==> inputs of job 8261 <==
==> flow/design.v <==
module InputProcessor (
    input clk,               
    input [2:0] switches,    
    input confirm_key1,       
input confirm_key2,
    input reset_key,       
    output reg [2:0] column, 
    output reg confirm1,       
output reg confirm2,
    output reg reset        
);
    always @(posedge clk) begin
        column <= switches; 
    end
    always @(posedge clk) begin
        confirm1 <= !confirm_key1; 
	confirm2 <= !confirm_key2;
        reset <= !reset_key;      
    end
endmodule
module gameLogic(
    input clk,
    input reset,
    input [2:0] column,
    input player,
    input confirm_move,
    output reg [1:0] win,
    output reg [1:0] winner
);
    reg [83:0] grid;
    reg [83:0] grid_next;
    reg token_placed;
    reg confirm_prev;
    reg [1:0] win_next;
    wire [1:0] token = player ? 2'b01 : 2'b10;
    wire place = confirm_move && !confirm_prev;
    integer i, j;
function automatic [1:0] checkWin(input [83:0] g, input [1:0] playerToken);
    integer col, row, count, i;
begin
    checkWin = 2'b00;
    for (row = 0; row < 6; row = row + 1) begin
        count = 0;
        for (col = 0; col < 7; col = col + 1) begin
            if (g[(col*6+row)*2 +: 2] == playerToken) begin
                count = count + 1;
                if (count == 4) begin
                    checkWin = 2'b01;
                end
            end else count = 0;
        end
    end
    for (col = 0; col < 7; col = col + 1) begin
        count = 0;
        for (row = 0; row < 6; row = row + 1) begin
            if (g[(col*6+row)*2 +: 2] == playerToken) begin
                count = count + 1;
                if (count == 4) begin
                    checkWin = 2'b01;
                end
            end else count = 0;
        end
    end
    for (row = 0; row < 3; row = row + 1) begin
        for (col = 0; col < 4; col = col + 1) begin
            count = 0;
            for (i = 0; i < 4; i = i + 1) begin
                if (g[((col+i)*6+(row+i))*2 +: 2] == playerToken) begin
                    count = count + 1;
                    if (count == 4) begin
                        checkWin = 2'b01;
                    end
                end else count = 0;
            end
        end
    end
    for (row = 3; row < 6; row = row + 1) begin
        for (col = 0; col < 4; col = col + 1) begin
            count = 0;
            for (i = 0; i < 4; i = i + 1) begin
                if (g[((col+i)*6+(row-i))*2 +: 2] == playerToken) begin
                    count = count + 1;
                    if (count == 4) begin
                        checkWin = 2'b01;
                    end
                end else count = 0;
            end
        end
    end
end
endfunction
    always @* begin
        grid_next = grid;
        token_placed = 0;
        for (i = 0; i < 7; i = i + 1) begin
            if (column == i) begin
                for (j = 0; j < 6; j = j + 1) begin
                    if (!token_placed && grid[(i*6+j)*2 +: 2] == 2'b00) begin
                        grid_next[(i*6+j)*2 +: 2] = token;
                        token_placed = 1;
                    end
                end
            end
        end
        win_next = checkWin(grid_next, token);
    end
    always @(posedge clk) begin
        confirm_prev <= confirm_move;
    end
    always @(posedge clk or posedge reset) begin
        if (reset) begin
            grid <= 84'd0;
            win <= 2'b00;
            winner <= 2'b00;
        end else if (place && token_placed) begin
            grid <= grid_next;
            win <= win_next;
            winner <= win_next[0] ? token : 2'b00;
        end
    end
endmodule
module control(
    input clk,                 
    input reset,               
    input [2:0] column_select, 
    input confirm_move1,
    input confirm_move2,       
    output reg [1:0] current_player, 
    output reg game_over,      
	 output [1:0] winner
);
    parameter IDLE_STATE = 3'b000,
              PLAYER1_TURN = 3'b001,
              PLAYER2_TURN = 3'b010,
              CHECK_MOVE = 3'b011,
				  win_state = 3'b100;
    reg [2:0] state; 
wire confirm_move = (current_player==2'b01)?confirm_move1:confirm_move2;
    wire [1:0]win;
    gameLogic game_logic(
        .clk(clk),
        .reset(reset),
        .column(column_select),
        .player(current_player == 2'b01), 
        .confirm_move(confirm_move),
        .win(win),
		  .winner(winner)
    );
    always @(posedge clk or posedge reset) begin
        if (reset) begin
            state <= IDLE_STATE;
            current_player <= 2'b01;  
            game_over <= 0;
        end
        else begin
            case (state)
                IDLE_STATE: begin
                    if (confirm_move) begin
                        state <= CHECK_MOVE;
                    end
                end
                PLAYER1_TURN: begin
                    if (confirm_move) begin
                        state <= CHECK_MOVE;
                    end
                end
                PLAYER2_TURN: begin
                    if (confirm_move) begin
                        state <= CHECK_MOVE;
                    end
                end
                CHECK_MOVE: begin
                    if (win) begin
                        state <= win_state; 
                    end else begin
                        current_player <= (current_player == 2'b01) ? 2'b10 : 2'b01;
                        state <= (current_player == 2'b01) ? PLAYER1_TURN : PLAYER2_TURN;
                    end
                end
					 win_state: begin
					 game_over <= 1; 
					 end
                default: state <= IDLE_STATE;
            endcase
        end
    end
endmodule
module TopLevelModule(
    input clk,                    
    input [2:0] switches,        
    input confirm_key1,   
input confirm_key2,     
    input reset_key,            
    output [1:0] player_led,     
    output [1:0] winner_led           
);
    wire [2:0] column_select;
    wire confirm_move1;
wire confirm_move2;
    wire reset_game;
    wire [1:0] current_player;
    wire game_over;
    InputProcessor input_proc(
        .clk(clk),
        .switches(switches),
        .confirm_key1(confirm_key1),
        .confirm_key2(confirm_key2),
        .reset_key(reset_key),
        .column(column_select),
        .confirm1(confirm_move1),
.confirm2(confirm_move2),
        .reset(reset_game)
    );
    control control_unit(
        .clk(clk),
        .reset(reset_game),
        .column_select(column_select),
        .confirm_move1(confirm_move1),
        .confirm_move2(confirm_move2),
        .current_player(current_player),
        .game_over(game_over), .winner(winner_led)
    );
    assign player_led = current_player;
endmodule
==> flow/run.sh <==
#!/bin/bash
# the make line also repeats each setting of config.mk as NAME=value (left out here)
make -C /OpenROAD-flow-scripts/flow DESIGN_CONFIG=/design/flow/config.mk WORK_HOME=/design/flow/orfs CLKGATE_MAP_FILE= finish
==> flow/config.mk <==
export PLATFORM = sky130hd
export DESIGN_NAME = TopLevelModule
export DESIGN_NICKNAME = TopLevelModule
export VERILOG_FILES = /design/flow/design.v
export SDC_FILE = /design/flow/constraint.sdc
export NUM_CORES = 4
export LEC_CHECK = 0
export ABC_AREA = 1
export CAP_MARGIN = 20
export CORE_MARGIN = 2
export CORE_UTILIZATION = 72
export CTS_CLUSTER_DIAMETER = 353
export CTS_CLUSTER_SIZE = 22
export PLACE_DENSITY = 0.66
export SETUP_SLACK_MARGIN = 1.2
export SLEW_MARGIN = 20
==> flow/constraint.sdc <==
create_clock -name core_clock -period 4.56 [get_ports {clk}]
set_input_delay 0.9120 -clock core_clock [delete_from_list [all_inputs] [get_ports {clk}]]
set_output_delay 0.9120 -clock core_clock [all_outputs]
set_load 0.01 [all_outputs]
==> job 5632 (differences from job 8261) <==
==> flow/config.mk (replaced) <==
export PLATFORM = sky130hd
export DESIGN_NAME = TopLevelModule
export DESIGN_NICKNAME = TopLevelModule
export VERILOG_FILES = /design/flow/design.v
export SDC_FILE = /design/flow/constraint.sdc
export NUM_CORES = 4
export LEC_CHECK = 0
export CAP_MARGIN = 20
export CORE_MARGIN = 2
export CORE_UTILIZATION = 40
export SLEW_MARGIN = 20
==> flow/constraint.sdc (replaced) <==
create_clock -name core_clock -period 10.0 [get_ports {clk}]
set_input_delay 2.0000 -clock core_clock [delete_from_list [all_inputs] [get_ports {clk}]]
set_output_delay 2.0000 -clock core_clock [all_outputs]
set_load 0.01 [all_outputs]
==> job 4787 (differences from job 8261) <==
==> flow/config.mk (replaced) <==
export PLATFORM = sky130hd
export DESIGN_NAME = TopLevelModule
export DESIGN_NICKNAME = TopLevelModule
export VERILOG_FILES = /design/flow/design.v
export SDC_FILE = /design/flow/constraint.sdc
export NUM_CORES = 4
export LEC_CHECK = 0
export CAP_MARGIN = 20
export CELL_PAD_IN_SITES_DETAIL_PLACEMENT = 2
export CORE_MARGIN = 2
export CORE_UTILIZATION = 40
export SLEW_MARGIN = 20
export TNS_END_PERCENT = 80
==> flow/constraint.sdc (replaced) <==
create_clock -name core_clock -period 10.0 [get_ports {clk}]
set_input_delay 2.0000 -clock core_clock [delete_from_list [all_inputs] [get_ports {clk}]]
set_output_delay 2.0000 -clock core_clock [all_outputs]
set_load 0.01 [all_outputs]
==> job 7264 (differences from job 8261) <==
--- a/flow/config.mk
+++ b/flow/config.mk
@@ -10,7 +10,6 @@
 export CORE_MARGIN = 2
-export CORE_UTILIZATION = 72
-export CTS_CLUSTER_DIAMETER = 353
-export CTS_CLUSTER_SIZE = 22
-export PLACE_DENSITY = 0.66
-export SETUP_SLACK_MARGIN = 1.2
+export CORE_UTILIZATION = 70
+export CTS_CLUSTER_DIAMETER = 319
+export CTS_CLUSTER_SIZE = 31
+export SETUP_SLACK_MARGIN = -0.32
 export SLEW_MARGIN = 20
==> flow/constraint.sdc (replaced) <==
create_clock -name core_clock -period 4.09 [get_ports {clk}]
set_input_delay 0.8180 -clock core_clock [delete_from_list [all_inputs] [get_ports {clk}]]
set_output_delay 0.8180 -clock core_clock [all_outputs]
set_load 0.01 [all_outputs]
==> changes_impl.md <==
### Physical design

* Cell count listed in synth_stat.txt at about 1,100
* GR Layer Usage met1 at a little over four fifths
* Last stage: global routing (5_1_grt)
* Yosys stat area at 7764 µm²
* Outcome: stopped before the end
* Most frequent cell after synthesis: inv_1
* Yosys xor share at 1.128%
* Err: [ERROR GRT-0232] Routing congestion too high. Check the congestion heatmap in the GUI.
* GP Congestion at 1.013
[end of results for job 7264]
==> changes_impl.md <==
### Implementation results

* GR Layer Usage met1 at 57.19%
* Cell count listed in synth_stat.txt at 1,116
* Setup violators final at 3
* SO Faults: negative setup slack
* Outcome: finished with violations
* Yosys stat area at 7764 µm²
* Fin worst setup slack at -405.6 ps
* Yosys xor share at 1.128%
* GP Congestion at 1.013
* Most frequent cell after synthesis: inv_1
[end of results for job 8261]
==> changes_impl.md <==
### Implementation results

* Design Area, Final at approximately 8400 µm²
* Uppermost layer routed: met4
* NonClk Buf Share at 2.178%
* Most frequent cell after synthesis: nor2_1
* Yosys stat area at 7707 µm²
* Yosys xor share at 1.023%
* GR Layer Usage met1 at 33.28%
* Logic area at around 5000 µm²
* Outcome: complete, no violations
* GRT Resource Usage Total at ~25%
* CP bufs+invs at 1
* Cell count listed in synth_stat.txt at around 880
* Max power group: combinational logic
* TritonRoute pass-1 iters at 5
[end of results for job 5632]
==> changes_impl.md <==
### Implementation results

* Outcome: complete, no violations
* Most frequent cell after synthesis: nor2_1
* Die Ht at 142.8 µm
* Yosys xor share at around 1%
* DR WL/cell at 27.29 µm
* # DRC at 0
* Total power at 0.002253 W
* CTS clk-pin slew, worst paths at ~80 ps
* Ant diodes at 0
* Clk sink count at around 100
* Total of max-cap violations at 0
* Yosys stat area at 7707 µm²
* GP Congestion at 1.033
* Hold WC Path Type: reg -> async
* Final net count at 929
* GR Layer Usage met1 at 37.88%
* Cell count listed in synth_stat.txt at 881
[end of results for job 4787]
Power and IR drop assume default switching activity.
